===== flow/run.sh =====
#!/bin/bash
# the make line also repeats each setting of config.mk as NAME=value (left out here)
make -C /OpenROAD-flow-scripts/flow DESIGN_CONFIG=/design/flow/config.mk WORK_HOME=/design/flow/orfs CLKGATE_MAP_FILE= finish

===== flow/config.mk =====
export PLATFORM = sky130hd
export DESIGN_NAME = muldiv
export DESIGN_NICKNAME = muldiv
export VERILOG_FILES = /design/flow/design.v
export SDC_FILE = /design/flow/constraint.sdc
export NUM_CORES = 4
export LEC_CHECK = 0
export CAP_MARGIN = 20
export CELL_PAD_IN_SITES_DETAIL_PLACEMENT = 2
export CELL_PAD_IN_SITES_GLOBAL_PLACEMENT = 2
export CORE_ASPECT_RATIO = 1.04
export CORE_MARGIN = 8
export CORE_UTILIZATION = 58
export CTS_CLUSTER_DIAMETER = 359
export CTS_CLUSTER_SIZE = 68
export GPL_ROUTABILITY_DRIVEN = 0
export GPL_TIMING_DRIVEN = 0
export HOLD_SLACK_MARGIN = 0.29
export MAX_ROUTING_LAYER = met5
export PLACE_DENSITY = 0.6
export SETUP_SLACK_MARGIN = 1.2
export SLEW_MARGIN = 15
export TNS_END_PERCENT = 85

===== flow/constraint.sdc =====
create_clock -name core_clock -period 5.35 [get_ports {clk_i}]
set_input_delay 1.0700 -clock core_clock [delete_from_list [all_inputs] [get_ports {clk_i}]]
set_output_delay 1.0700 -clock core_clock [all_outputs]
set_load 0.01 [all_outputs]

===== flow/design.v =====
`timescale 1ns / 1ps 
`timescale 1ns / 1ps
 `timescale 1ns / 1ps 
module muldiv#(parameter XLEN = 32)
(
    input                   clk_i,
    input                   rst_i,
    input  [XLEN-1 : 0]     a_i,
    input  [XLEN-1 : 0]     b_i,
    input                   req_i,
    input  [ 2 : 0]         operation_sel_i,
    output reg [XLEN-1 : 0] muldiv_result_o,
    output reg              ready_o
);
function [XLEN-1 : 0] abs;
    input [XLEN-1 : 0] num;
    abs = num[XLEN-1] ? -num : num;
endfunction
wire operation_mul, operation_mulh, operation_mulhsu, operation_mulhu,
     operation_div, operation_divu, operation_rem, operation_remu;
assign operation_mul = (operation_sel_i == 3'b000);
assign operation_mulh = (operation_sel_i == 3'b001);
assign operation_mulhsu = (operation_sel_i == 3'b010);
assign operation_mulhu = (operation_sel_i == 3'b011);
assign operation_div = (operation_sel_i == 3'b100);
assign operation_divu = (operation_sel_i == 3'b101);
assign operation_rem = (operation_sel_i == 3'b110);
assign operation_remu = (operation_sel_i == 3'b111);
wire is_divider, is_a_zero, is_b_zero,
     is_a_neg, is_b_neg, signed_adjust, mul_overflow;
assign is_divider = operation_sel_i[2];
assign is_a_zero = (a_i == 32'b0);
assign is_b_zero = (b_i == 32'b0);
assign is_a_neg  = a_i[31] & (operation_mulh | operation_mulhsu | operation_div | operation_rem);
assign is_b_neg  = b_i[31] & (operation_mulh | operation_div | operation_rem);
assign signed_adjust = is_a_neg ^ is_b_neg;
assign mul_overflow   = (is_a_neg & (a_i[30: 0] == 31'b0));
wire [XLEN-1 : 0] op_a, op_b;
assign op_a = ( | is_a_neg)? abs(a_i) : a_i;
assign op_b = ( | is_b_neg)? abs(b_i) : b_i;
wire              is_calc_done;
reg  [XLEN-1 : 0] reg32;
reg  [XLEN*2 : 0] result;        
reg  [ 5 : 0]     cnt;
reg  [XLEN-1 : 0]   op_a_r, op_b_r;
reg  [XLEN*2-1 : 0] fast_result, mul0, mul1;
reg  [ 1 : 0]       fast_mul_counter;
assign is_calc_done = !(operation_mul | operation_mulh | operation_mulhsu |
                        operation_mulhu)? ~|cnt : & fast_mul_counter;
wire [XLEN-1 : 0] mull, mulh, quotient, remainder;
assign mull = result[31 : 0];
assign mulh = result[63 : 32];
assign quotient = result[31 : 0];
assign remainder = result[64 : 33];
localparam S_IDLE        = 3'b000,
           S_CALC        = 3'b001,
           S_SIGN_ADJUST = 3'b010,
           S_DONE        = 3'b011,
           S_STALL       = 3'b100;
reg [2 : 0] S, S_nxt;
always @(posedge clk_i)
begin
    if (rst_i)
        S <= S_IDLE;
    else
        S <= S_nxt;
end
always @(*)
begin
    case (S)
        S_IDLE:
            S_nxt = (req_i)? (is_a_zero | is_b_zero)? S_DONE : S_CALC : S_IDLE;
        S_CALC:
            S_nxt = (is_calc_done)? S_SIGN_ADJUST : S_CALC;
        S_SIGN_ADJUST:
            S_nxt = S_DONE;
        S_DONE:
            S_nxt = S_IDLE;
        default:
            S_nxt = S_IDLE;
    endcase
end
wire mul_add = result[0];
wire div_sub = (result[63: 32] >= reg32);
wire [32 : 0] adder_opa, adder_opb;
assign adder_opa = is_divider ? -reg32 : reg32;
assign adder_opb = result[63: 32];
wire [32 : 0] adder_tmp = adder_opa + adder_opb;
wire [64 : 0] result_tmp = {adder_tmp, result[31: 0]};
always @(posedge clk_i)
begin
    if (rst_i || ((S == S_IDLE) & req_i)) begin
        fast_result <= 32'b0;
        fast_mul_counter <= 2'b0; 
    end
    else begin
        op_a_r <= op_a;
        op_b_r <= op_b;
        mul0 <= op_a_r * op_b_r;
        mul1 <= mul0;
        fast_result <= mul1;
        fast_mul_counter <= (& fast_mul_counter)? fast_mul_counter : fast_mul_counter + 1;
    end
end
always @(posedge clk_i)
begin
    if ( (S == S_IDLE) & req_i)
    begin
        if (is_divider)
        begin                        
            if (is_b_zero)
            begin                    
                result[64: 33] <= a_i;
                result[32]  <= 1'b0;
                result[31: 0] <= {32{1'b1}};
            end
            else
            begin
                cnt <= 'd32;
                reg32 <= op_b;
                result <= {1'b0, 32'b0, op_a};   
            end
        end
        else
        begin                        
            if (is_a_zero | is_b_zero)
            begin
                result <= 65'b0;
            end
            else
            begin
                cnt <= 'd31;
                reg32 <= op_a;
                result <= {1'b0, 32'b0, op_b};   
            end
        end
    end
    else if (S == S_CALC)
    begin
        cnt <= cnt - 'd1;
        if (is_divider)
        begin
            result <= (div_sub)? {result_tmp[63 : 0], 1'b1} : {result[63 : 0], 1'b0};
        end
        else
        begin
            result <= (mul_add)? {1'b0, result_tmp[64 : 1]} : {1'b0, result[64 : 1]};
        end
    end
    else if (S == S_SIGN_ADJUST)
    begin
        if (is_divider)
        begin
            result[64: 33] <= (is_a_neg)? -remainder : remainder;
            result[31: 0] <= (signed_adjust)? -quotient : quotient;
        end
        else
        begin
            result <= (operation_mulh | operation_mulhu)? (signed_adjust)? -fast_result : fast_result
                    : (operation_mulhsu)? (is_a_neg)? -fast_result : fast_result : fast_result;
        end
    end
end
always @(posedge clk_i)
begin
    if (S == S_DONE || S == S_STALL)
        ready_o <= 1;
    else
        ready_o <= 0;
end
always @(posedge clk_i)
begin
    if (S == S_DONE)
        muldiv_result_o <= ( {32{operation_mul}} & mull)
                      | ( {32{operation_mulh | operation_mulhsu | operation_mulhu}} & mulh)
                      | ( {32{operation_div | operation_divu}} & quotient)
                      | ( {32{operation_rem | operation_remu}} & remainder)
                      ;
    else
        muldiv_result_o <= muldiv_result_o;
end
endmodule

==> flow_summary.rst, run 1 <==
Physical design figures
=======================

.. list-table::
   :header-rows: 1

   * - Metric
     - Value
   * - Status
     - did not finish
   * - Stage at which the run stopped
     - detailed placement
   * - Log Error
     - [ERROR DPL-0033] detailed placement checks failed during check placement.
   * - Placeable core region
     - between 90000 and 100000 um2
   * - Floorplan net count
     - between 7000 and 8000
   * - Syn Inst Count
     - 6006
   * - Count of library flops with an enable pin
     - 326
   * - Die x size
     - 322 um
   * - Chip Height
     - between 300 and 400 um
   * - Yosys aoi share
     - under 10%
   * - Synthesized-area fraction occupied by xor and xnor cells
     - 4.52%
   * - IO Port Bufs
     - about 100
   * - Standard-cell row count
     - around 120
   * - Synthesized chip area reported by yosys
     - around 56000 um2
   * - Flip-flop and latch count after synthesis
     - a little under 400
   * - Library cell occupying the most area in the post-synthesis netlist
     - sky130_fd_sc_hd__fa_1
   * - Ys cells
     - approximately 6000
   * - Largest family of logic cells by area
     - adder cells
   * - Total I/O pin count
     - between 100 and 150
   * - Synthesized-area fraction occupied by and/or/nand/nor cells
     - between 10% and 20%
   * - Synthesized area divided by synthesized cell count
     - roughly 9.4 um2
   * - Die area
     - 107000 um2
   * - Initial Utilization
     - between 50 and 60%
   * - Most popular library cell in the synthesized design by count
     - sky130_fd_sc_hd__inv_1
   * - Top post-synthesis cells by count
     - sky130_fd_sc_hd__inv_1, sky130_fd_sc_hd__fa_1, sky130_fd_sc_hd__nand2_1, sky130_fd_sc_hd__and2_1, sky130_fd_sc_hd__clkbuf_1
   * - Post-synthesis instance area
     - between 50000 and 60000 um2
   * - Commonest register cell after synthesis
     - sky130_fd_sc_hd__edfxtp_1
   * - FA/HA/MAJ Cells, Area Fraction
     - 39.3%
   * - Main area contributors
     - sky130_fd_sc_hd__fa_1, sky130_fd_sc_hd__edfxtp_1, sky130_fd_sc_hd__ha_1
   * - Mux share of post-synthesis cell area
     - under 10%
   * - Netlist cell types
     - approximately 80
   * - Area share of the largest cell type after synthesis
     - 31.9%
   * - Warning count from the yosys run
     - 1
   * - Sequential element share of the synthesized area
     - between 10% and 20%
   * - Share of flip-flops with an asynchronous set or reset after synthesis
     - 0%
## stage by stage
stage / worst slack, ns / area, um2 / TNS, ns
after floorplan: -1.74 / 57000 / -60.10
after global placement: -4.00 / 59700 / -159.55
==> run 2, diff against run 1 <==
Settings changed: CELL_PAD_IN_SITES_DETAIL_PLACEMENT 2 to not set, CELL_PAD_IN_SITES_GLOBAL_PLACEMENT 2 to not set, CORE_ASPECT_RATIO 1.04 to not set, CORE_MARGIN 8 to 2, CORE_UTILIZATION 58 to 65, CTS_CLUSTER_DIAMETER 359 to not set, CTS_CLUSTER_SIZE 68 to not set, GPL_ROUTABILITY_DRIVEN 0 to not set, GPL_TIMING_DRIVEN 0 to not set, HOLD_SLACK_MARGIN 0.29 to not set, MAX_ROUTING_LAYER met5 to not set, SETUP_SLACK_MARGIN 1.2 to not set, SLEW_MARGIN 15 to 20, TNS_END_PERCENT 85 to not set.
Clock period 5.35 ns to 7.16 ns, I/O delays scaled along.
==> run 2 against run 1 <==
The layout now fails its checks (setup timing). Die area is 17% lower. Synthesized area is the same. Synthesized cell count unchanged.
==> flow_summary.rst, run 2 <==
Implementation results
======================

.. list-table::
   :header-rows: 1

   * - Metric
     - Value
   * - Status
     - failed layout checks (was did not finish)
   * - Layout Check Failures
     - setup timing
   * - Synthesized-area fraction occupied by xor and xnor cells
     - 4.52% (unchanged)
   * - Floorplan net count
     - 7309 (unchanged)
   * - Instance count on the critical path
     - 23
   * - Worst slack after detailed placement
     - -0.631 ns
   * - Netlist cell types
     - 81 (unchanged)
   * - Cell family contributing the most delay on the critical path
     - adder cells
   * - Post-route cell area
     - between 60000 and 70000 um2
   * - Placed cells
     - ~7300
   * - Worst-path maximum fanout
     - 6
   * - Synthesized area divided by synthesized cell count
     - 9.38 um2 (unchanged)
   * - Biggest cell delay along the critical path
     - between 0.5 and 0.6 ns
   * - Mux share of post-synthesis cell area
     - 2.04% (unchanged)
   * - Non-Filler Instances
     - ~7400
   * - Initial antenna violation count
     - 10
   * - Worst min-delay path category
     - flop to flop
   * - Beginning of the worst hold path
     - mul0[24]$_DFFE_PN_
   * - H-tree levels
     - 2
   * - Standard-cell row count
     - 107 (was 116)
   * - Final Skew
     - between 0.07 and 0.08 ns
   * - Chip Height
     - 298 um (was 334 um)
   * - Final weighted congestion in routability-driven placement
     - slightly above 1
   * - Max frequency
     - 0.132 GHz
   * - Synthesized-area fraction occupied by and/or/nand/nor cells
     - 16.6% (unchanged)
   * - Worst Hold End
     - mul1[24]$_DFFE_PN_
   * - Drt pass-1 iters
     - 8
   * - Total vias in the final route
     - roughly 45000
   * - Yosys aoi share
     - 8.73% (unchanged)
   * - HPWL reported at the end of detailed placement
     - ~140000 um
   * - Commonest register cell after synthesis
     - sky130_fd_sc_hd__edfxtp_1 (unchanged)
   * - Flip-flop and latch count after synthesis
     - 398 (unchanged)
   * - Slew HR
     - between 15 and 20%
   * - FA/HA/MAJ Cells, Area Fraction
     - 39.3% (unchanged)
   * - OpenROAD warning count
     - 36
   * - Cell with the largest stage delay on the worst path
     - sky130_fd_sc_hd__fa_1
   * - Number of cells on the worst hold path
     - 0
   * - Total I/O pin count
     - 103 (unchanged)
   * - Total global-route track usage
     - roughly two fifths
   * - Clock slew at the register clock pins of the worst setup and hold paths
     - 0.06 ns
   * - Final period util
     - 105%
   * - Endpoint arrival time on the critical path
     - between 7 and 8 ns
   * - Largest net degree at the start of global routing
     - 130
   * - Number of buffers inserted for hold repair after clock tree synthesis
     - 0
   * - Initial Utilization
     - 65.9% (was 58.6%)
   * - Worst setup startpoint
     - op_b_r[6]$_DFFE_PN_
   * - Die area
     - 89100 um2 (was 107000 um2)
   * - Buf/Inv on CP
     - 5
   * - Main area contributors
     - sky130_fd_sc_hd__fa_1, sky130_fd_sc_hd__edfxtp_1, sky130_fd_sc_hd__ha_1 (unchanged)
   * - Ys cells
     - 6006 (unchanged)
   * - DRC Markers
     - 0
   * - Max-cap check violation count
     - 0
   * - Antenna Nets Post-Route
     - 0
   * - Largest buffer count on any clock path
     - 3
   * - Time the worst path needs with I/O delays and setup
     - 7.55 ns
   * - Crit-path most repeated cell
     - sky130_fd_sc_hd__fa_1
   * - Worst-case setup margin in the final layout
     - -0.393 ns
   * - Warning count from the yosys run
     - 1 (unchanged)
   * - Top post-synthesis cells by count
     - sky130_fd_sc_hd__inv_1, sky130_fd_sc_hd__fa_1, sky130_fd_sc_hd__nand2_1, sky130_fd_sc_hd__and2_1, sky130_fd_sc_hd__clkbuf_1 (unchanged)
   * - Final number of hold-violating endpoints
     - 0
   * - Clock tree from TritonCTS
     - yes
   * - Post-synthesis instance area
     - 56400 um2 (unchanged)
   * - First-pass GRT wire length
     - 268000 um
   * - CP startpoint kind
     - flop
   * - Worst slew pin tran
     - 1.22 ns
   * - Sequential element share of the synthesized area
     - 19.9% (unchanged)
   * - Total length of routed wires
     - 172000 um
   * - Worst reg2reg setup slack
     - -0.39 ns
   * - Largest family of logic cells by area
     - adder cells (unchanged)
   * - RSZ-0062 raised after global routing
     - true
   * - Element type at the critical path end
     - flop
   * - NumNets Final
     - 7533
   * - Area growth from synthesis to final layout
     - 13.3%
   * - Count of library flops with an enable pin
     - 326 (unchanged)
   * - Mean number of vias per cell
     - around 6.0
   * - Critical R2R Capture
     - mul0[59]$_DFFE_PN_
   * - FF-to-FF Start
     - op_b_r[6]$_DFFE_PN_
   * - CP Class
     - flop to flop
   * - Placeable core region
     - 85500 um2 (was 96200 um2)
   * - TritonCTS buffer count
     - 44
   * - Insertion delay to the later sink of the worst-skew pair
     - around 0.64 ns
   * - IO Port Bufs
     - 102 (was 100)
   * - Synthesized chip area reported by yosys
     - 56400 um2 (unchanged)
   * - Root cell of the clock tree
     - sky130_fd_sc_hd__clkbuf_16
   * - Share of flip-flops with an asynchronous set or reset after synthesis
     - 0% (unchanged)
   * - Number of global-route vias before repair
     - between 40000 and 50000
   * - Syn Inst Count
     - 6006 (unchanged)
   * - Critical path cell sequence
     - buf_6 > clkbuf_16 > and2_1 > fa_1 > fa_1 > fa_1 > inv_1 > fa_1 > inv_1 > fa_1 > fa_1 > fa_1 > fa_1 > ha_1 > nand4_1 > or4_4 > a21o_4 > and2_4 > o21ai_4 > a311o_1 > a31oi_2 > buf_4 > xnor2_1
   * - Total of endpoints with negative setup slack in the final report
     - 30
   * - Slew Limit Fails
     - 0
   * - Placed cell areas
     - around 61000 um2
   * - Data required time at the worst endpoint
     - between 7 and 8 ns
   * - Count of routing violations after the opening detailed-route iteration
     - around 4800
   * - Library cell occupying the most area in the post-synthesis netlist
     - sky130_fd_sc_hd__fa_1 (unchanged)
   * - Area share of the largest cell type after synthesis
     - 31.9% (unchanged)
   * - Total gr overflow
     - 0
   * - Most popular library cell in the synthesized design by count
     - sky130_fd_sc_hd__inv_1 (unchanged)
   * - Worst R2R Path Depth
     - 23
   * - Routed length per placed instance
     - about 23 um
   * - Clk sink count
     - between 300 and 400
   * - Timing endpoint of the critical path
     - mul0[59]$_DFFE_PN_
   * - Die x size
     - 298 um (was 322 um)
[run 2: area by class of cell]
class | instances | area, um2
diodes | 4 | 10.0
clock buffers | 53 | 1170
clock inverters | 29 | 292
fillers | 6172 | 21700
inverters | 964 | 3620
multi-input cells | 4278 | 40900
flip-flops and latches | 398 | 11200
well taps | 1144 | 1430
repair buffers | 544 | 5260
[run 2: per-stage QoR]
step                TNS [ns]  hold slack, ns  utilization, %
floorplan                  0           0.400               -
global placement      -10.90           0.400            71.6
detailed placement    -12.84           0.405            71.6
CTS                    -5.91           0.368            74.0
global route          -13.45           0.363            74.7
finish                 -6.98           0.373            74.7
[run 2: per-layer routing]
| layer | vias up | global-route usage (%) | wire (um) |
|---|---|---|---|
| met5 | - | 0 | 71 |
| met4 | 10 | 19.7 | 11000 |
| met3 | 582 | 7.95 | 17000 |
| met2 | 2341 | 61.9 | 79200 |
| met1 | 22300 | 52.0 | 65300 |
| li1 | 19600 | - | - |
[run 2: repair_timing]
item,4_1_cts,5_1_grt
resized,86,80
setup buffers,20,18
pin swaps,46,35
setup endpoints to repair,36,40
cloned,2,3
==> run 3, diff against run 2 <==
Settings changed: CORE_UTILIZATION 65 to 72, CTS_CLUSTER_DIAMETER set to 202, PLACE_DENSITY 0.6 to not set, SETUP_SLACK_MARGIN set to 0.93.
Clock period 7.16 ns to 6.94 ns, I/O delays scaled along.
==> run 3 against run 2 <==
Synthesized cell count did not move. Core utilization rose by 9.6 points. Critical path depth increased by 2. Synthesized area stayed put. First-iteration DRC count rose by 25%. Worst hold slack improved by 0.036 ns. Still fails the layout checks on setup timing. Cell count shrank 0.59%. Final area is 2.2% higher. Highest routed layer unchanged. Register-to-register slack worse by 0.54 ns.
==> flow_summary.rst, run 3 <==
Implementation results
======================

.. list-table::
   :header-rows: 1

   * - Metric
     - Value
   * - Status
     - failed layout checks (unchanged)
   * - Layout Check Failures
     - setup timing (unchanged)
   * - Largest buffer count on any clock path
     - 3 (unchanged)
   * - Synthesized-area fraction occupied by and/or/nand/nor cells
     - 16.6% (unchanged)
   * - Setup tns final
     - -20.50 ns (was -6.98 ns)
   * - DRC Markers
     - 0 (unchanged)
   * - CP Class
     - flop to flop (unchanged)
   * - Count of routing violations after the opening detailed-route iteration
     - 6058 (was 4846)
   * - TritonCTS buffer count
     - 42 (was 44)
   * - H-tree levels
     - 2 (unchanged)
   * - NumNets Final
     - 7595 (was 7533)
   * - Count of library flops with an enable pin
     - 326 (unchanged)
   * - Worst-path maximum fanout
     - 7 (was 6)
   * - FA/HA/MAJ Cells, Area Fraction
     - 39.3% (unchanged)
   * - Cell with the largest stage delay on the worst path
     - sky130_fd_sc_hd__fa_1 (unchanged)
   * - Number of global-route vias before repair
     - 49000 (was 45800)
   * - Area growth from synthesis to final layout
     - 15.9% (was 13.3%)
   * - Final Skew
     - 0.0400 ns (was 0.0755 ns)
   * - Syn Inst Count
     - 6006 (unchanged)
   * - Total vias in the final route
     - 48000 (was 44800)
   * - Synthesized-area fraction occupied by xor and xnor cells
     - 4.52% (unchanged)
   * - Flip-flop and latch count after synthesis
     - 398 (unchanged)
   * - Area share of the largest cell type after synthesis
     - 31.9% (unchanged)
   * - Timing endpoint of the critical path
     - mul0[59]$_DFFE_PN_ (unchanged)
   * - OpenROAD warning count
     - 37 (was 36)
   * - Drt pass-1 iters
     - 10 (was 8)
   * - Floorplan net count
     - 7309 (unchanged)
   * - Number of cells on the worst hold path
     - 0 (unchanged)
   * - Worst slew pin tran
     - 1.22 ns (about the same)
   * - Cell family contributing the most delay on the critical path
     - adder cells (unchanged)
   * - Worst slack after detailed placement
     - -0.758 ns (was -0.631 ns)
   * - CP startpoint kind
     - flop (unchanged)
   * - Initial Utilization
     - 72.8% (was 65.9%)
   * - Element type at the critical path end
     - flop (unchanged)
   * - Initial antenna violation count
     - 8 (was 10)
   * - Clock slew at the register clock pins of the worst setup and hold paths
     - 0.07 ns (was 0.06 ns)
   * - Worst-case setup margin in the final layout
     - -0.931 ns (was -0.393 ns)
   * - Clk sink count
     - 398 (unchanged)
   * - Clock tree from TritonCTS
     - yes (unchanged)
   * - Total of endpoints with negative setup slack in the final report
     - 39 (was 30)
   * - Fill cell count
     - 3991 (was 6172)
   * - Final weighted congestion in routability-driven placement
     - 1.03 (about the same)
   * - Root cell of the clock tree
     - sky130_fd_sc_hd__clkbuf_16 (unchanged)
   * - Share of flip-flops with an asynchronous set or reset after synthesis
     - 0% (unchanged)
   * - Crit-path most repeated cell
     - sky130_fd_sc_hd__fa_1 (unchanged)
   * - Most popular library cell in the synthesized design by count
     - sky130_fd_sc_hd__inv_1 (unchanged)
   * - Total length of routed wires
     - 193000 um (was 172000 um)
   * - Library cell occupying the most area in the post-synthesis netlist
     - sky130_fd_sc_hd__fa_1 (unchanged)
   * - Sequential element share of the synthesized area
     - 19.9% (unchanged)
   * - IO Port Bufs
     - 102 (unchanged)
   * - Beginning of the worst hold path
     - mul0[15]$_DFFE_PN_ (was mul0[24]$_DFFE_PN_)
   * - Mean number of vias per cell
     - 6.51 (was 6.04)
   * - Total gr overflow
     - 0 (unchanged)
   * - Worst reg2reg setup slack
     - -0.93 ns (was -0.39 ns)
   * - Commonest register cell after synthesis
     - sky130_fd_sc_hd__edfxtp_1 (unchanged)
   * - Max frequency
     - 0.127 GHz (was 0.132 GHz)
   * - Mux share of post-synthesis cell area
     - 2.04% (unchanged)
   * - Total I/O pin count
     - 103 (unchanged)
   * - Chip Height
     - 284 um (was 298 um)
   * - Top post-synthesis cells by count
     - sky130_fd_sc_hd__inv_1, sky130_fd_sc_hd__fa_1, sky130_fd_sc_hd__nand2_1, sky130_fd_sc_hd__and2_1, sky130_fd_sc_hd__clkbuf_1 (unchanged)
   * - Synthesized area divided by synthesized cell count
     - 9.38 um2 (unchanged)
   * - Slew Limit Fails
     - 0 (unchanged)
   * - Standard-cell row count
     - 102 (was 107)
   * - Worst setup startpoint
     - op_a_r[8]$_DFFE_PN_ (was op_b_r[6]$_DFFE_PN_)
   * - Data required time at the worst endpoint
     - 7.29 ns (was 7.53 ns)
   * - Yosys aoi share
     - 8.73% (unchanged)
   * - Total global-route track usage
     - 45.0% (was 39.3%)
   * - Worst Hold End
     - mul1[15]$_DFFE_PN_ (was mul1[24]$_DFFE_PN_)
   * - Slew HR
     - 18.0% (about the same)
   * - Placeable core region
     - 77500 um2 (was 85500 um2)
   * - Die area
     - 80500 um2 (was 89100 um2)
   * - Max-cap check violation count
     - 0 (unchanged)
   * - Post-synthesis instance area
     - 56400 um2 (unchanged)
   * - Endpoint arrival time on the critical path
     - 8.22 ns (was 7.92 ns)
   * - Insertion delay to the later sink of the worst-skew pair
     - 0.60 ns (was 0.64 ns)
   * - Largest family of logic cells by area
     - adder cells (unchanged)
   * - HPWL reported at the end of detailed placement
     - 139000 um (was 137000 um)
   * - Main area contributors
     - sky130_fd_sc_hd__fa_1, sky130_fd_sc_hd__edfxtp_1, sky130_fd_sc_hd__ha_1 (unchanged)
   * - FF-to-FF Start
     - op_a_r[8]$_DFFE_PN_ (was op_b_r[6]$_DFFE_PN_)
   * - Routed length per placed instance
     - 26.2 um (was 23.3 um)
   * - Synthesized chip area reported by yosys
     - 56400 um2 (unchanged)
   * - Antenna Nets Post-Route
     - 0 (unchanged)
   * - Die x size
     - 284 um (was 298 um)
   * - Worst R2R Path Depth
     - 25 (was 23)
   * - Largest net degree at the start of global routing
     - 165 (was 130)
   * - Ys cells
     - 6006 (unchanged)
   * - Instance count on the critical path
     - 25 (was 23)
   * - First-pass GRT wire length
     - 277000 um (was 268000 um)
   * - RSZ-0062 raised after global routing
     - true (unchanged)
   * - Buf/Inv on CP
     - 6 (was 5)
   * - Warning count from the yosys run
     - 1 (unchanged)
   * - Biggest cell delay along the critical path
     - 0.78 ns (was 0.59 ns)
   * - Time the worst path needs with I/O delays and setup
     - 7.87 ns (was 7.55 ns)
   * - Worst min-delay path category
     - flop to flop (unchanged)
   * - Final period util
     - 113% (was 105%)
   * - Netlist cell types
     - 81 (unchanged)
   * - Final number of hold-violating endpoints
     - 0 (unchanged)
   * - Critical R2R Capture
     - mul0[59]$_DFFE_PN_ (unchanged)
run 3: final cells by class:
| type | instances | area (um2) | share of cell area [%] |
|---|---|---|---|
| Antenna cell | 4 | 10.0 | 0.0153 |
| Clock buffer | 53 | 1150 | 1.77 |
| Clock inverter | 25 | 278 | 0.425 |
| Inverter | 964 | 3620 | 5.54 |
| Multi-Input combinational cell | 4278 | 41700 | 63.9 |
| Sequential cell | 398 | 11200 | 17.2 |
| Tap cell | 1040 | 1300 | 1.99 |
| Timing Repair Buffer | 608 | 6000 | 9.19 |
run 3: metal layers:
metal | part of all wire [%] | GRT usage (%) | up-vias
met5 | 0.022 | 0 | -
met4 | 9.7 | 30.2 | 6
met2 | 46 | 72.2 | 3826
li1 | - | - | 19700
met1 | 33 | 55.7 | 23200
met3 | 12 | 8.86 | 1302
run 3: metrics by stage:
step           hold slack [ns]  utilization, %  area [um2]  instances
2_1_floorplan            0.400               -       56900       6006
3_3_place_gp             0.401            79.5       61600       7200
3_5_place_dp             0.405            79.5       61600       7200
4_1_cts                  0.410            82.6       64000       7322
5_1_grt                  0.423            84.3       65300       7367
6_report                 0.408            84.3       65300       7370
run 3: what timing repair did:
action / 4_1_cts / 5_1_grt
gates cloned: 2 / 6
setup endpoints to repair: 53 / 53
pin swaps: 75 / 101
gates resized: 133 / 184
setup buffers: 42 / 38
hold buffers: 0 / 0
==> run 4, diff against run 3 <==
Settings changed: CAP_MARGIN 20 to 5, CORE_UTILIZATION 72 to 66, CTS_CLUSTER_DIAMETER 202 to 289, MAX_ROUTING_LAYER set to met4, PLACE_DENSITY set to 0.6, SETUP_SLACK_MARGIN 0.93 to not set.
Clock period 6.94 ns to 5.92 ns, I/O delays scaled along.
==> run 4 against run 3 <==
Still fails the layout checks on setup timing. Worst hold slack improved by 0.0012 ns. Largest cell class unchanged. Non-clock buffer count is 73 higher. Via count is 4.7% lower. Clock-buffer cell count fell by 1. Register-to-register slack got worse by 0.66 ns. Setup slack got worse by 0.66 ns. Fmax rose by 4.8%. Cell count grew 2.5%. Sequential share of layout area is 0.18 points lower. Clock skew up 0.0059 ns. First-iteration DRC count fell by 22%.
==> flow_summary.rst, run 4 <==
Implementation results
======================

.. list-table::
   :header-rows: 1

   * - Metric
     - Value
   * - Drt pass-1 iters
     - 6 (was 10)
   * - Fill cell count
     - 5737 (was 3991)
   * - Floorplan net count
     - 7309 (unchanged)
   * - NumNets Final
     - 7669 (was 7595)
   * - Setup tns final
     - -59.78 ns (was -20.50 ns)
   * - Count of routing violations after the opening detailed-route iteration
     - 4742 (was 6058)
   * - Instance count on the critical path
     - 25 (unchanged)
   * - Chip Height
     - 296 um (was 284 um)
   * - Cell with the largest stage delay on the worst path
     - sky130_fd_sc_hd__fa_2 (was sky130_fd_sc_hd__fa_1)
   * - Timing endpoint of the critical path
     - mul0[56]$_DFFE_PN_ (was mul0[59]$_DFFE_PN_)
   * - Worst slack after detailed placement
     - -1.75 ns (was -0.758 ns)
   * - Data required time at the worst endpoint
     - 6.26 ns (was 7.29 ns)
   * - Final weighted congestion in routability-driven placement
     - 1.02 (was 1.03)
   * - Status
     - failed layout checks (unchanged)
   * - Cell family contributing the most delay on the critical path
     - adder cells (unchanged)
   * - Mean number of vias per cell
     - 6.06 (was 6.51)
   * - Worst reg2reg setup slack
     - -1.59 ns (was -0.93 ns)
   * - Slew HR
     - 15.5% (was 18.0%)
   * - Synthesized chip area reported by yosys
     - 56400 um2 (unchanged)
   * - Clock tree from TritonCTS
     - yes (unchanged)
   * - OpenROAD warning count
     - 39 (was 37)
   * - Worst R2R Path Depth
     - 25 (unchanged)
   * - CP startpoint kind
     - flop (unchanged)
   * - Initial antenna violation count
     - 6 (was 8)
   * - Commonest register cell after synthesis
     - sky130_fd_sc_hd__edfxtp_1 (unchanged)
   * - Share of flip-flops with an asynchronous set or reset after synthesis
     - 0% (unchanged)
   * - Worst slew pin tran
     - 1.26 ns (was 1.22 ns)
   * - Insertion delay to the later sink of the worst-skew pair
     - 0.61 ns (was 0.60 ns)
   * - Syn Inst Count
     - 6006 (unchanged)
   * - Biggest cell delay along the critical path
     - 0.55 ns (was 0.78 ns)
   * - Placeable core region
     - 84900 um2 (was 77500 um2)
   * - Worst-case setup margin in the final layout
     - -1.59 ns (was -0.931 ns)
   * - Standard-cell row count
     - 107 (was 102)
   * - Total vias in the final route
     - 45800 (was 48000)
   * - Synthesized-area fraction occupied by and/or/nand/nor cells
     - 16.6% (unchanged)
   * - Top post-synthesis cells by count
     - sky130_fd_sc_hd__inv_1, sky130_fd_sc_hd__fa_1, sky130_fd_sc_hd__nand2_1, sky130_fd_sc_hd__and2_1, sky130_fd_sc_hd__clkbuf_1 (unchanged)
   * - Slew Limit Fails
     - 0 (unchanged)
   * - Total length of routed wires
     - 178000 um (was 193000 um)
   * - FF-to-FF Start
     - op_a_r[9]$_DFFE_PN_ (was op_a_r[8]$_DFFE_PN_)
   * - Buf/Inv on CP
     - 7 (was 6)
   * - HPWL reported at the end of detailed placement
     - 137000 um (was 139000 um)
   * - Max-cap check violation count
     - 0 (unchanged)
   * - RSZ-0062 raised after global routing
     - true (unchanged)
   * - Layout Check Failures
     - setup timing (unchanged)
   * - Synthesized area divided by synthesized cell count
     - 9.38 um2 (unchanged)
   * - Beginning of the worst hold path
     - mul0[23]$_DFFE_PN_ (was mul0[15]$_DFFE_PN_)
   * - TritonCTS buffer count
     - 43 (was 42)
   * - Clk sink count
     - 398 (unchanged)
   * - Worst Hold End
     - mul1[23]$_DFFE_PN_ (was mul1[15]$_DFFE_PN_)
   * - First-pass GRT wire length
     - 270000 um (was 277000 um)
   * - Total of endpoints with negative setup slack in the final report
     - 52 (was 39)
   * - Yosys aoi share
     - 8.73% (unchanged)
   * - Synthesized-area fraction occupied by xor and xnor cells
     - 4.52% (unchanged)
   * - Antenna Nets Post-Route
     - 0 (unchanged)
   * - Number of global-route vias before repair
     - 46700 (was 49000)
   * - Largest buffer count on any clock path
     - 3 (unchanged)
   * - Endpoint arrival time on the critical path
     - 7.84 ns (was 8.22 ns)
   * - Critical R2R Capture
     - mul0[56]$_DFFE_PN_ (was mul0[59]$_DFFE_PN_)
   * - Area growth from synthesis to final layout
     - 17.1% (was 15.9%)
   * - Most popular library cell in the synthesized design by count
     - sky130_fd_sc_hd__inv_1 (unchanged)
   * - Die x size
     - 296 um (was 284 um)
   * - Die area
     - 87700 um2 (was 80500 um2)
   * - Ys cells
     - 6006 (unchanged)
   * - Root cell of the clock tree
     - sky130_fd_sc_hd__clkbuf_16 (unchanged)
   * - Total gr overflow
     - 0 (unchanged)
   * - Post-route cell area
     - 66000 um2 (was 65300 um2)
   * - Sequential element share of the synthesized area
     - 19.9% (unchanged)
   * - Final period util
     - 127% (was 113%)
   * - Routed length per placed instance
     - 23.6 um (was 26.2 um)
   * - Largest net degree at the start of global routing
     - 144 (was 165)
   * - Netlist cell types
     - 81 (unchanged)
   * - Area occupied by multi-input gates
     - 41600 um2 (was 41700 um2)
   * - Main area contributors
     - sky130_fd_sc_hd__fa_1, sky130_fd_sc_hd__edfxtp_1, sky130_fd_sc_hd__ha_1 (unchanged)
   * - Library cell occupying the most area in the post-synthesis netlist
     - sky130_fd_sc_hd__fa_1 (unchanged)
   * - Number of cells on the worst hold path
     - 0 (unchanged)
   * - Initial Utilization
     - 66.4% (was 72.8%)
   * - Mux share of post-synthesis cell area
     - 2.04% (unchanged)
   * - Crit-path most repeated cell
     - sky130_fd_sc_hd__fa_1 (unchanged)
   * - Worst setup startpoint
     - op_a_r[9]$_DFFE_PN_ (was op_a_r[8]$_DFFE_PN_)
   * - Area taken by flip-flops and latches
     - 11200 um2 (unchanged)
   * - Total global-route track usage
     - 42.2% (was 45.0%)
   * - H-tree levels
     - 2 (unchanged)
   * - Total I/O pin count
     - 103 (unchanged)
   * - Warning count from the yosys run
     - 1 (unchanged)
   * - Time the worst path needs with I/O delays and setup
     - 7.51 ns (was 7.87 ns)
   * - Area share of the largest cell type after synthesis
     - 31.9% (unchanged)
   * - Element type at the critical path end
     - flop (unchanged)
   * - IO Port Bufs
     - 102 (unchanged)
   * - Worst hold slack across all endpoints
     - 0.410 ns (was 0.408 ns)
   * - Worst min-delay path category
     - flop to flop (unchanged)
   * - Post-synthesis instance area
     - 56400 um2 (unchanged)
   * - Final number of hold-violating endpoints
     - 0 (unchanged)
   * - CP Class
     - flop to flop (unchanged)
   * - FA/HA/MAJ Cells, Area Fraction
     - 39.3% (unchanged)
   * - DRC Markers
     - 0 (unchanged)
   * - Max frequency
     - 0.133 GHz (was 0.127 GHz)
   * - Largest family of logic cells by area
     - adder cells (unchanged)
   * - Flip-flop and latch count after synthesis
     - 398 (unchanged)
   * - Worst-path maximum fanout
     - 8 (was 7)
   * - Final Skew
     - 0.0459 ns (was 0.0400 ns)
   * - Count of library flops with an enable pin
     - 326 (unchanged)
   * - Clock slew at the register clock pins of the worst setup and hold paths
     - 0.08 ns (was 0.07 ns)
   * - Placed cell areas
     - 62300 um2 (was 61600 um2)
==> run 4: per-stage QoR <==
stage	instances	util [%]
floorplan	6006	-
global placement	7382	73.4
detailed placement	7382	73.4
CTS	7517	76.7
global route	7549	77.7
finish	7553	77.7
==> run 4: area by class of cell <==
type | count | share of cell area [%]
clock inverters | 28 | 0.468
inverters | 964 | 5.48
repair buffers | 681 | 10.1
multi-input cells | 4278 | 63.0
diodes | 8 | 0.0303
well taps | 1144 | 2.17
clock buffers | 52 | 1.76
flip-flops and latches | 398 | 17.0
==> run 4: timing repair <==
item,CTS,global route
setup endpoints to repair,52,53
resized,183,126
setup buffers,53,34
hold buffers,0,0
pin swaps,89,81
cloned,3,2
==> run 4: layer usage <==
metal	track usage, %	share of wire (%)	vias to the layer above
met5	-	0	-
met4	23.6	7.1	0
met3	8.15	10	719
met2	66.0	47	2511
met1	51.8	36	22700
li1	-	-	19800
==> run 5, diff against run 4 <==
Settings changed: ABC_AREA set to 0, CAP_MARGIN 5 to 25, CELL_PAD_IN_SITES_DETAIL_PLACEMENT set to 0, CELL_PAD_IN_SITES_GLOBAL_PLACEMENT set to 0, CORE_ASPECT_RATIO set to 0.65, CORE_MARGIN 2 to 9, CORE_UTILIZATION 66 to 23, CTS_CLUSTER_DIAMETER 289 to not set, CTS_CLUSTER_SIZE set to 93, GPL_ROUTABILITY_DRIVEN set to 0, GPL_TIMING_DRIVEN set to 0, HOLD_SLACK_MARGIN set to 0.03, MAX_ROUTING_LAYER met4 to not set, MIN_ROUTING_LAYER set to met2, PLACE_DENSITY 0.6 to 0.78, SETUP_SLACK_MARGIN set to 1.08, TNS_END_PERCENT set to 80.
Clock period 5.92 ns to 5.83 ns, I/O delays scaled along.
==> run 5 against run 4 <==
The flow now stops in global routing. Die area went up to 3.0 times the previous value. Synthesized area stayed put. Synthesized cell count did not move.
==> flow_summary.rst, run 5 <==
Physical design figures
=======================

.. list-table::
   :header-rows: 1

   * - Metric
     - Value
   * - Status
     - did not finish (was failed layout checks)
   * - Placed cell areas
     - 62000 um2 (was 62300 um2)
   * - Synthesized-area fraction occupied by and/or/nand/nor cells
     - 16.6% (unchanged)
   * - Placeable core region
     - 244000 um2 (was 84900 um2)
   * - Clk sink count
     - 398 (unchanged)
   * - Total I/O pin count
     - 103 (unchanged)
   * - Commonest register cell after synthesis
     - sky130_fd_sc_hd__edfxtp_1 (unchanged)
   * - Number of buffers inserted for hold repair after clock tree synthesis
     - 0 (unchanged)
   * - Count of library flops with an enable pin
     - 326 (unchanged)
   * - Share of flip-flops with an asynchronous set or reset after synthesis
     - 0% (unchanged)
   * - Root cell of the clock tree
     - sky130_fd_sc_hd__clkbuf_16 (unchanged)
   * - Most popular library cell in the synthesized design by count
     - sky130_fd_sc_hd__inv_1 (unchanged)
   * - H-tree levels
     - 2 (unchanged)
   * - Synthesized chip area reported by yosys
     - 56400 um2 (unchanged)
   * - Stage at which the run stopped
     - global routing
   * - Placed cells
     - 9370 (was 7382)
   * - Worst slack after detailed placement
     - -3.12 ns (was -1.75 ns)
   * - Netlist cell types
     - 81 (unchanged)
   * - Synthesized area divided by synthesized cell count
     - 9.38 um2 (unchanged)
   * - Sequential element share of the synthesized area
     - 19.9% (unchanged)
   * - Synthesized-area fraction occupied by xor and xnor cells
     - 4.52% (unchanged)
   * - IO Port Bufs
     - 100 (was 102)
   * - Largest family of logic cells by area
     - adder cells (unchanged)
   * - Die x size
     - 632 um (was 296 um)
   * - Total global-route track usage
     - roughly half
   * - Flip-flop and latch count after synthesis
     - 398 (unchanged)
   * - Library cell occupying the most area in the post-synthesis netlist
     - sky130_fd_sc_hd__fa_1 (unchanged)
   * - Warning count from the yosys run
     - 1 (unchanged)
   * - Total gr overflow
     - approximately 1000
   * - HPWL reported at the end of detailed placement
     - 181000 um (was 137000 um)
   * - Main area contributors
     - sky130_fd_sc_hd__fa_1, sky130_fd_sc_hd__edfxtp_1, sky130_fd_sc_hd__ha_1 (unchanged)
   * - Area share of the largest cell type after synthesis
     - 31.9% (unchanged)
   * - TritonCTS buffer count
     - 34 (was 43)
   * - Yosys aoi share
     - 8.73% (unchanged)
   * - Mux share of post-synthesis cell area
     - 2.04% (unchanged)
   * - Standard-cell row count
     - 146 (was 107)
   * - Die area
     - 264000 um2 (was 87700 um2)
   * - Floorplan net count
     - 7309 (unchanged)
   * - Chip Height
     - 417 um (was 296 um)
   * - Log Error
     - [ERROR GRT-0116] Global routing finished with congestion. Check the congestion regions in the DRC Viewer.
   * - Syn Inst Count
     - 6006 (unchanged)
   * - Largest buffer count on any clock path
     - 3 (unchanged)
   * - Initial Utilization
     - 23.1% (was 66.4%)
   * - Ys cells
     - 6006 (unchanged)
   * - FA/HA/MAJ Cells, Area Fraction
     - 39.3% (unchanged)
   * - Top post-synthesis cells by count
     - sky130_fd_sc_hd__inv_1, sky130_fd_sc_hd__fa_1, sky130_fd_sc_hd__nand2_1, sky130_fd_sc_hd__and2_1, sky130_fd_sc_hd__clkbuf_1 (unchanged)
   * - Post-synthesis instance area
     - 56400 um2 (unchanged)
## run 5: stage by stage
stage,hold WS [ns],TNS (ns),utilization (%)
after CTS,0.410,-76.57,27.4
after detailed placement,0.405,-183.84,25.5
after global placement,0.401,-269.55,25.4
after floorplan,0.400,-36.19,-
## run 5: layer usage
metal,GRT overflow,GRT usage [%]
met1,-,-
met2,152,50.2
met3,615,56.3
met4,158,36.5
met5,114,33.7
## run 5: repair_timing
item | 4_1_cts
pin swaps | 119
gates cloned | 4
gates resized | 618
buffers inserted | 163
endpoints found under the setup margin | 166
==> run 6, diff against run 5 <==
Settings changed: ABC_AREA 0 to not set, CAP_MARGIN 25 to 0, CELL_PAD_IN_SITES_DETAIL_PLACEMENT 0 to not set, CELL_PAD_IN_SITES_GLOBAL_PLACEMENT 0 to not set, CORE_ASPECT_RATIO 0.65 to not set, CORE_MARGIN 9 to 2, CORE_UTILIZATION 23 to 72, CTS_CLUSTER_SIZE 93 to 49, GPL_ROUTABILITY_DRIVEN 0 to not set, GPL_TIMING_DRIVEN 0 to not set, HOLD_SLACK_MARGIN 0.03 to not set, MIN_ROUTING_LAYER met2 to not set, PLACE_DENSITY 0.78 to not set, PLACE_DENSITY_LB_ADDON set to 0.0, SETUP_SLACK_MARGIN 1.08 to 1.8, SLEW_MARGIN 20 to 5, TNS_END_PERCENT 80 to not set.
Clock period 5.83 ns to 6.15 ns, I/O delays scaled along.
==> run 6 against run 5 <==
Now fails the layout checks on setup timing. Die area decreased by 69%. Synthesized area unchanged. Synthesized cell count stayed put.
==> flow_summary.rst, run 6 <==
Implementation results
======================

.. list-table::
   :header-rows: 1

   * - Metric
     - Value
   * - Status
     - failed layout checks (was did not finish)
   * - Layout Check Failures
     - setup timing
   * - Final number of hold-violating endpoints
     - 0
   * - RSZ-0062 raised after global routing
     - true
   * - Post-synthesis instance area
     - 56400 um2 (unchanged)
   * - Most popular library cell in the synthesized design by count
     - sky130_fd_sc_hd__inv_1 (unchanged)
   * - First-pass GRT wire length
     - 280000 um
   * - Endpoint arrival time on the critical path
     - roughly 8.4 ns
   * - Ys cells
     - 6006 (unchanged)
   * - Total gr overflow
     - 0
   * - Slew HR
     - 16.2%
   * - OpenROAD warning count
     - 32
   * - Netlist cell types
     - 81 (unchanged)
   * - Insertion delay to the later sink of the worst-skew pair
     - about 0.62 ns
   * - Crit-path most repeated cell
     - sky130_fd_sc_hd__fa_1
   * - Timing endpoint of the critical path
     - mul0[48]$_DFFE_PN_
   * - Total vias in the final route
     - 48300
   * - Clock slew at the register clock pins of the worst setup and hold paths
     - around 0.070 ns
   * - Data required time at the worst endpoint
     - 6.50 ns
   * - Antenna Nets Post-Route
     - 0
   * - Total global-route track usage
     - 45.7%
   * - Number of global-route vias before repair
     - 49300
   * - Floorplan net count
     - 7309 (unchanged)
   * - Placed cell areas
     - 61900 um2 (was 62000 um2)
   * - H-tree levels
     - 2 (unchanged)
   * - Standard-cell row count
     - 102 (was 146)
   * - Layout Utilization
     - around 85%
   * - Die x size
     - 284 um (was 632 um)
   * - Placeable core region
     - 77500 um2 (was 244000 um2)
   * - Final Skew
     - approximately 0.052 ns
   * - Clk sink count
     - 398 (unchanged)
   * - Count of routing violations after the opening detailed-route iteration
     - about 6400
   * - Area share of the largest cell type after synthesis
     - 31.9% (unchanged)
   * - Setup tns final
     - -73.65 ns
   * - Initial Utilization
     - 72.8% (was 23.1%)
   * - Share of flip-flops with an asynchronous set or reset after synthesis
     - 0% (unchanged)
   * - HPWL reported at the end of detailed placement
     - 141000 um (was 181000 um)
   * - Time the worst path needs with I/O delays and setup
     - just over 8 ns
   * - Initial antenna violation count
     - 12
   * - Yosys aoi share
     - 8.73% (unchanged)
   * - Cell with the largest stage delay on the worst path
     - sky130_fd_sc_hd__fa_1
   * - IO Port Bufs
     - 102 (was 100)
   * - Placed cells
     - 7250 (was 9370)
   * - Critical R2R Capture
     - mul0[48]$_DFFE_PN_
   * - Area growth from synthesis to final layout
     - 16.8%
   * - Main area contributors
     - sky130_fd_sc_hd__fa_1, sky130_fd_sc_hd__edfxtp_1, sky130_fd_sc_hd__ha_1 (unchanged)
   * - Number of cells on the worst hold path
     - 0
   * - Instance count on the critical path
     - 30
   * - Worst setup startpoint
     - op_b_r[9]$_DFFE_PN_
   * - Max frequency
     - 0.124 GHz
   * - Final weighted congestion in routability-driven placement
     - approximately 1.0
   * - NumNets Final
     - 7645
   * - Root cell of the clock tree
     - sky130_fd_sc_hd__clkbuf_16 (unchanged)
   * - Count of library flops with an enable pin
     - 326 (unchanged)
   * - Sequential element share of the synthesized area
     - 19.9% (unchanged)
   * - Commonest register cell after synthesis
     - sky130_fd_sc_hd__edfxtp_1 (unchanged)
   * - Warning count from the yosys run
     - 1 (unchanged)
   * - Total of endpoints with negative setup slack in the final report
     - 52
   * - Largest buffer count on any clock path
     - 3 (unchanged)
   * - CP startpoint kind
     - flop
   * - Drt pass-1 iters
     - 7
   * - Non-Filler Instances
     - between 7000 and 8000
   * - Library cell occupying the most area in the post-synthesis netlist
     - sky130_fd_sc_hd__fa_1 (unchanged)
   * - Synthesized-area fraction occupied by and/or/nand/nor cells
     - 16.6% (unchanged)
   * - Worst min-delay path category
     - flop to flop
   * - Post-route cell area
     - between 60000 and 70000 um2
   * - Final period util
     - 131%
   * - Max-cap check violation count
     - 0
   * - Die area
     - 80500 um2 (was 264000 um2)
   * - Total length of routed wires
     - between 150000 and 200000 um
   * - Synthesized area divided by synthesized cell count
     - 9.38 um2 (unchanged)
   * - TritonCTS buffer count
     - 42 (was 34)
   * - Routed length per placed instance
     - about 26 um
   * - Largest net degree at the start of global routing
     - between 90 and 100
   * - Mux share of post-synthesis cell area
     - 2.04% (unchanged)
   * - Total I/O pin count
     - 103 (unchanged)
   * - Biggest cell delay along the critical path
     - 0.74 ns
   * - Worst reg2reg setup slack
     - -1.91 ns
   * - Worst-case setup margin in the final layout
     - -1.91 ns
   * - Mean number of vias per cell
     - 6.50
   * - Cell family contributing the most delay on the critical path
     - adder cells
   * - Element type at the critical path end
     - flop
   * - Syn Inst Count
     - 6006 (unchanged)
   * - Slew Limit Fails
     - 0
   * - Top post-synthesis cells by count
     - sky130_fd_sc_hd__inv_1, sky130_fd_sc_hd__fa_1, sky130_fd_sc_hd__nand2_1, sky130_fd_sc_hd__and2_1, sky130_fd_sc_hd__clkbuf_1 (unchanged)
   * - DRC Markers
     - 0
   * - Chip Height
     - 284 um (was 417 um)
   * - Buf/Inv on CP
     - 10
   * - Synthesized chip area reported by yosys
     - 56400 um2 (unchanged)
   * - Worst-path maximum fanout
     - 25
   * - Synthesized-area fraction occupied by xor and xnor cells
     - 4.52% (unchanged)
   * - FF-to-FF Start
     - op_b_r[9]$_DFFE_PN_
   * - Worst slew pin tran
     - roughly 1.2 ns
   * - Flip-flop and latch count after synthesis
     - 398 (unchanged)
   * - Worst R2R Path Depth
     - 30
   * - Clock tree from TritonCTS
     - yes
   * - Worst Hold End
     - mul1[27]$_DFFE_PN_
   * - Largest family of logic cells by area
     - adder cells (unchanged)
   * - CP Class
     - flop to flop
   * - Beginning of the worst hold path
     - mul0[27]$_DFFE_PN_
   * - FA/HA/MAJ Cells, Area Fraction
     - 39.3% (unchanged)
[run 6: per-layer routing]
metal  vias up  wire length [um]  GRT usage, %
met5         -                12             0
met4         2             19500          34.3
met3      1211             24200          8.86
met2      3906             87200          72.1
met1     23400             63300          56.2
li1      19800                 -             -
[run 6: repair_timing]
item	4_1_cts	5_1_grt
pin swaps	101	87
buffers inserted	21	61
gates cloned	0	6
hold buffers	0	0
resized	157	162
setup endpoints to repair	153	159
hold endpoints to repair	0	0
[run 6: cell type report]
cell class	count	area, um2
Clock inverter	30	395
Timing Repair Buffer	657	6250
Sequential cell	398	11200
Fill cell	4080	11700
Antenna cell	11	27.5
Inverter	964	3620
Multi-Input combinational cell	4279	41900
Clock buffer	48	1100
Tap cell	1040	1300
[run 6: metrics by stage]
stage	setup WS [ns]	hold slack, ns
final	-1.91	0.402
after global routing	-2.02	0.416
after floorplan	-0.936	0.400
after CTS	-1.25	0.396
after detailed placement	-1.55	0.405
after global placement	-1.34	0.401
==> run 7, diff against run 6 <==
Settings changed: CAP_MARGIN 0 to 35, CELL_PAD_IN_SITES_GLOBAL_PLACEMENT set to 1, CORE_ASPECT_RATIO set to 1.43, CORE_UTILIZATION 72 to 70, CTS_CLUSTER_SIZE 49 to not set, GPL_TIMING_DRIVEN set to 1, MAX_ROUTING_LAYER set to met4, MIN_ROUTING_LAYER set to met1, PLACE_DENSITY_LB_ADDON 0.0 to 0.28, SETUP_SLACK_MARGIN 1.8 to -0.15, SLEW_MARGIN 5 to 20.
Clock period 6.15 ns to 12.8 ns, I/O delays scaled along.
==> run 7 against run 6 <==
Now clean on timing, DRC and antenna. Synthesized area stayed put. Core utilization is 10 points lower. Via count decreased by 6.7%. First-iteration DRC count decreased by 37%. Non-clock buffer count is 436 lower. Critical path type unchanged.
==> flow_summary.rst, run 7 <==
Implementation results
======================

.. list-table::
   :header-rows: 1

   * - Metric
     - Value
   * - Critical R2R Capture
     - mul0[45]$_DFFE_PN_ (was mul0[48]$_DFFE_PN_)
   * - Data required time at the worst endpoint
     - 13.12 ns (was 6.50 ns)
   * - Die area
     - 82800 um2 (was 80500 um2)
   * - Root cell of the clock tree
     - sky130_fd_sc_hd__clkbuf_16 (unchanged)
   * - Warning count from the yosys run
     - 1 (unchanged)
   * - Instance count on the critical path
     - 26 (was 30)
   * - Clock tree from TritonCTS
     - yes (unchanged)
   * - Initial antenna violation count
     - 14 (was 12)
   * - Mux share of post-synthesis cell area
     - 2.04% (unchanged)
   * - TritonCTS buffer count
     - 37 (was 42)
   * - Drt pass-1 iters
     - 6 (was 7)
   * - Largest family of logic cells by area
     - adder cells (unchanged)
   * - RSZ-0062 raised after global routing
     - false (was true)
   * - Number of buffers inserted for hold repair after clock tree synthesis
     - 0 (unchanged)
   * - Slew Limit Fails
     - 0 (unchanged)
   * - Worst slew pin tran
     - 1.07 ns (was 1.25 ns)
   * - Worst Hold End
     - mul1[47]$_DFFE_PN_ (was mul1[27]$_DFFE_PN_)
   * - Final period util
     - 66.5% (was 131%)
   * - Slew HR
     - 28.2% (was 16.2%)
   * - Antenna Nets Post-Route
     - 0 (unchanged)
   * - Largest net degree at the start of global routing
     - 206 (was 97)
   * - Die x size
     - 241 um (was 284 um)
   * - Clk sink count
     - 398 (unchanged)
   * - Worst setup startpoint
     - op_a_r[15]$_DFFE_PN_ (was op_b_r[9]$_DFFE_PN_)
   * - Cell with the largest stage delay on the worst path
     - sky130_fd_sc_hd__edfxtp_1 (was sky130_fd_sc_hd__fa_1)
   * - Total of endpoints with negative setup slack in the final report
     - 0 (was 52)
   * - Setup tns final
     - 0 ns (was -73.65 ns)
   * - First-pass GRT wire length
     - 285000 um (was 280000 um)
   * - Worst reg2reg setup slack
     - 4.29 ns (was -1.91 ns)
   * - Clock slew at the register clock pins of the worst setup and hold paths
     - 0.08 ns (was 0.07 ns)
   * - Total gr overflow
     - 0 (unchanged)
   * - CP Class
     - flop to flop (unchanged)
   * - Number of cells on the worst hold path
     - 0 (unchanged)
   * - Library cell occupying the most area in the post-synthesis netlist
     - sky130_fd_sc_hd__fa_1 (unchanged)
   * - Synthesized area divided by synthesized cell count
     - 9.38 um2 (unchanged)
   * - Mean number of vias per cell
     - 6.42 (was 6.50)
   * - Setup bufs post-CTS
     - 0 (was 21)
   * - Worst hold slack across all endpoints
     - 0.417 ns (was 0.402 ns)
   * - Standard-cell row count
     - 124 (was 102)
   * - Ys cells
     - 6006 (unchanged)
   * - Fill cell count
     - 5795 (was 4080)
   * - CP startpoint kind
     - flop (unchanged)
   * - Number of gates given a new drive strength after cts
     - 0 (was 157)
   * - H-tree levels
     - 2 (unchanged)
   * - Post-synthesis instance area
     - 56400 um2 (unchanged)
   * - FA/HA/MAJ Cells, Area Fraction
     - 39.3% (unchanged)
   * - Element type at the critical path end
     - flop (unchanged)
   * - FF-to-FF Start
     - op_a_r[15]$_DFFE_PN_ (was op_b_r[9]$_DFFE_PN_)
   * - Beginning of the worst hold path
     - mul0[47]$_DFFE_PN_ (was mul0[27]$_DFFE_PN_)
   * - Biggest cell delay along the critical path
     - 0.70 ns (was 0.74 ns)
   * - Total vias in the final route
     - 45100 (was 48300)
   * - Count of library flops with an enable pin
     - 326 (unchanged)
   * - Timing endpoint of the critical path
     - mul0[45]$_DFFE_PN_ (was mul0[48]$_DFFE_PN_)
   * - Total I/O pin count
     - 103 (unchanged)
   * - Synthesized-area fraction occupied by xor and xnor cells
     - 4.52% (unchanged)
   * - Crit-path most repeated cell
     - sky130_fd_sc_hd__fa_1 (unchanged)
   * - Largest buffer count on any clock path
     - 3 (unchanged)
   * - Buf/Inv on CP
     - 7 (was 10)
   * - Status
     - timing/DRC/antenna clean (was failed layout checks)
   * - Cell family contributing the most delay on the critical path
     - adder cells (unchanged)
   * - Netlist cell types
     - 81 (unchanged)
   * - Placeable core region
     - 79900 um2 (was 77500 um2)
   * - Non-Filler Instances
     - 7017 (was 7427)
   * - Chip Height
     - 343 um (was 284 um)
   * - NumNets Final
     - 7203 (was 7645)
   * - Number of global-route vias before repair
     - 47400 (was 49300)
   * - DRC Markers
     - 0 (unchanged)
   * - IO Port Bufs
     - 102 (unchanged)
   * - Top post-synthesis cells by count
     - sky130_fd_sc_hd__inv_1, sky130_fd_sc_hd__fa_1, sky130_fd_sc_hd__nand2_1, sky130_fd_sc_hd__and2_1, sky130_fd_sc_hd__clkbuf_1 (unchanged)
   * - Routed length per placed instance
     - 26.9 um (was 26.1 um)
   * - Count of routing violations after the opening detailed-route iteration
     - 4036 (was 6398)
   * - OpenROAD warning count
     - 35 (was 32)
   * - Area growth from synthesis to final layout
     - 5.96% (was 16.8%)
   * - Area share of the largest cell type after synthesis
     - 31.9% (unchanged)
   * - Synthesized-area fraction occupied by and/or/nand/nor cells
     - 16.6% (unchanged)
   * - Layout Utilization
     - 74.7% (was 85.0%)
   * - Worst min-delay path category
     - flop to flop (unchanged)
   * - Insertion delay to the later sink of the worst-skew pair
     - 0.59 ns (was 0.62 ns)
   * - Max frequency
     - 0.117 GHz (was 0.124 GHz)
   * - HPWL reported at the end of detailed placement
     - 142000 um (was 141000 um)
   * - Floorplan net count
     - 7309 (unchanged)
   * - Share of flip-flops with an asynchronous set or reset after synthesis
     - 0% (unchanged)
   * - Commonest register cell after synthesis
     - sky130_fd_sc_hd__edfxtp_1 (unchanged)
   * - Worst-path maximum fanout
     - 19 (was 25)
   * - Final number of hold-violating endpoints
     - 0 (unchanged)
   * - Main area contributors
     - sky130_fd_sc_hd__fa_1, sky130_fd_sc_hd__edfxtp_1, sky130_fd_sc_hd__ha_1 (unchanged)
   * - Synthesized chip area reported by yosys
     - 56400 um2 (unchanged)
   * - Yosys aoi share
     - 8.73% (unchanged)
   * - Final weighted congestion in routability-driven placement
     - 1.13 (was 1.04)
   * - Final Skew
     - 0.0264 ns (was 0.0521 ns)
   * - Max-cap check violation count
     - 0 (unchanged)
   * - Most popular library cell in the synthesized design by count
     - sky130_fd_sc_hd__inv_1 (unchanged)
   * - Flip-flop and latch count after synthesis
     - 398 (unchanged)
   * - Total length of routed wires
     - 189000 um (was 194000 um)
   * - Sequential element share of the synthesized area
     - 19.9% (unchanged)
   * - Placed cells
     - 6924 (was 7250)
   * - Syn Inst Count
     - 6006 (unchanged)
   * - Time the worst path needs with I/O delays and setup
     - 8.51 ns (was 8.06 ns)
   * - Worst R2R Path Depth
     - 26 (was 30)
   * - Endpoint arrival time on the critical path
     - 8.83 ns (was 8.41 ns)
   * - Total global-route track usage
     - 48.9% (was 45.7%)
   * - Initial Utilization
     - 70.5% (was 72.8%)
==> run 7: metrics by stage <==
step / setup WS, ns / area (um2)
after floorplan: 3.91 / 56400
after global placement: 4.16 / 58100
after detailed placement: 4.39 / 58300
after CTS: 4.36 / 59600
after global routing: 3.75 / 59700
final: 4.29 / 59700
==> run 7: area by class of cell <==
cell class / instances / area (um2) / share of cell area (%)
multi-input combinational: 4278 / 40200 / 67.3
sequential: 398 / 11200 / 18.8
inverter: 964 / 3620 / 6.06
timing repair buffer: 221 / 2040 / 3.42
tap: 1071 / 1340 / 2.24
clock buffer: 48 / 1030 / 1.72
clock inverter: 19 / 199 / 0.333
antenna: 18 / 45.0 / 0.0754
==> run 7: layer usage <==
metal	share of wire (%)	vias to the layer above	track usage (%)	wire, um
met2	47	2920	74.9	88700
met1	30	22000	49.2	57300
li1	-	18900	-	-
met4	13	0	48.4	23700
met3	10	1236	13.9	19300
met5	0	-	-	0
